// LSTM
module LSTM(clk, Of, En, Ci, Cip, In, Ui, Uf, Uk, Uo, Wi, Wk, Wf, Wo, Vo, Bi, Bo, Bf, Bk, PrevH, Cout, Hout);
For scale: about 1800 cells after synthesis, about 150 I/O pins.
Settings: LEC_CHECK=0, CAP_MARGIN=20, CORE_ASPECT_RATIO=0.5, CORE_MARGIN=2, CORE_UTILIZATION=59, CTS_CLUSTER_DIAMETER=237, CTS_CLUSTER_SIZE=100, GPL_ROUTABILITY_DRIVEN=0, SLEW_MARGIN=20, TNS_END_PERCENT=5; clock period 45.0 ns.
run.sh (not shown) runs the stock make flow with config.mk's settings and CLKGATE_MAP_FILE=.
The starting point went through all stages and came out clean.
Then changed:
--- a/flow/config.mk
+++ b/flow/config.mk
@@ -9 +8,0 @@
-export CORE_ASPECT_RATIO = 0.5
@@ -11,3 +10 @@
-export CORE_UTILIZATION = 59
-export CTS_CLUSTER_DIAMETER = 237
-export CTS_CLUSTER_SIZE = 100
+export CORE_UTILIZATION = 68
@@ -16 +13 @@
-export TNS_END_PERCENT = 5
+export TNS_END_PERCENT = 80
Effect: Worst setup slack got worse by 0.055 ns. Design area fell by 0.77%. Fmax stays flat. Hold slack got worse by 0.13 ns. Area after synthesis is unchanged. Utilization rose by 10 points. Clock-buffer cell count rose by 1. Routed wire length fell by about 2.4%. Via count rose by 2.9%.
Then changed:
--- a/flow/config.mk
+++ b/flow/config.mk
@@ -8,0 +9,2 @@
+export CELL_PAD_IN_SITES_GLOBAL_PLACEMENT = 1
+export CORE_ASPECT_RATIO = 1.66
@@ -11,0 +14 @@
+export HOLD_SLACK_MARGIN = 0.14
Worst hold slack improves by 0.11 ns.
Utilization stays flat.
Maximum frequency stays flat.
Via count grows by 1.2%.
Final area stays flat.
Setup slack improves by 0.060 ns.
Count of clock-buffer cells in the layout stays the same.
Then changed:
==> flow/config.mk (replaced) <==
export PLATFORM = sky130hd
export DESIGN_NAME = LSTM
export DESIGN_NICKNAME = LSTM
export VERILOG_FILES = /design/flow/design.v
export SDC_FILE = /design/flow/constraint.sdc
export NUM_CORES = 4
export LEC_CHECK = 0
export CAP_MARGIN = 20
export CORE_ASPECT_RATIO = 0.5
export CORE_MARGIN = 10
export CORE_UTILIZATION = 59
export CTS_CLUSTER_SIZE = 100
export SETUP_SLACK_MARGIN = -2.0
export SLEW_MARGIN = 20
export TNS_END_PERCENT = 5
This time the run finished with setup timing left.
Via count went down by 3.1%.
Clock-buffer cell count drops by 1.
Register-to-register slack loses 1.1 ns.
Global-route usage goes down by 10 points.
Final cell count rose by about 2.7%.
Clock skew decreases by 0.0033 ns.
Area after synthesis does not change.
Then changed:
--- a/flow/config.mk
+++ b/flow/config.mk
@@ -9,5 +9,2 @@
-export CORE_ASPECT_RATIO = 0.5
-export CORE_MARGIN = 10
-export CORE_UTILIZATION = 59
-export CTS_CLUSTER_SIZE = 100
-export SETUP_SLACK_MARGIN = -2.0
+export CORE_MARGIN = 2
+export CORE_UTILIZATION = 60
@@ -15 +11,0 @@
-export TNS_END_PERCENT = 5
==> flow/constraint.sdc (replaced) <==
create_clock -name core_clock -period 20.1 [get_ports {clk}]
set_input_delay 4.0200 -clock core_clock [delete_from_list [all_inputs] [get_ports {clk}]]
set_output_delay 4.0200 -clock core_clock [all_outputs]
set_load 0.01 [all_outputs]
Effect: The new run produced a layout that fails on setup timing; critical path depth is unchanged; global-route usage went up by 5.5 points; design area went up by 4.6%; area after synthesis does not change; synthesized cell count does not change.

* * *

run A:
LSTM again, from the RTL that the note above started with.
## LSTM
module LSTM(clk, Of, En, Ci, Cip, In, Ui, Uf, Uk, Uo, Wi, Wk, Wf, Wo, Vo, Bi, Bo, Bf, Bk, PrevH, Cout, Hout);
Settings: LEC_CHECK=0, ABC_AREA=1, CAP_MARGIN=20, CORE_MARGIN=2, CORE_UTILIZATION=72, CTS_CLUSTER_DIAMETER=373, CTS_CLUSTER_SIZE=99, PLACE_DENSITY=0.42, SLEW_MARGIN=20; clock period 16.7 ns.
Run A: flow complete, layout not clean; failing: negative setup slack
Relative to run A, the following input files were edited for run B:
- PLACE_DENSITY removed (was 0.42)
- CORE_UTILIZATION changed from 72 to 65
- CTS_CLUSTER_DIAMETER removed (was 373)
- CTS_CLUSTER_SIZE removed (was 99)
- ABC_AREA removed (was 1)
- the clock period (ns, I/O delays scaled along) changed from 16.7 to 36.7
==> comparison <==
Run B -> stages 100% | layout checks FAIL | negative setup slack
Against run A, run B reports a period utilization that is lower.
Final design utilization: lower on run B
Changes observed in run B relative to run A: count of instantiated cells in the yosys netlist decreased 622.
Run B ended with less final HPWL from detailed placement than run A.
Run B vs. run A: synthesized cell count fell 26%, final non-filler cell area decreased by 10% relative to the old numbers.
Re setup slack: run A was lower than run B.
Modified inputs, run C compared to run B
- an added TNS_END_PERCENT of 5
- a change of CORE_UTILIZATION from 65 to 59
- an added CTS_CLUSTER_SIZE of 100
- a change of the clock period (ns, I/O delays scaled along) from 36.7 to 45.0
Run C ended with every stage complete and zero timing, DRC or antenna violations.
For sequential fraction of total cell area, run B and run C come out practically identical.
The final cell area excluding filler cells of run C is lower than that of run B.
Re final weighted congestion in routability-driven placement: run B was higher than run C.
Global routing usage on met2, run B and run C: higher on run B
Wire length of run C falls short of that of run B by a few percent.
The inputs of run D differ from those of run C as listed below.
- CORE_UTILIZATION changed from 59 to 40
- GPL_ROUTABILITY_DRIVEN newly set to 0
- CTS_CLUSTER_DIAMETER newly set to 204
--- outcome ---
Count of flip-flops with a built-in enable after synthesis delta (run D -> run C): insignificant
Summary of run D over run C: final area higher, slew at the pin closest to its max-slew limit now smaller, iteration count of the initial detailed-routing pass shrank by 1.
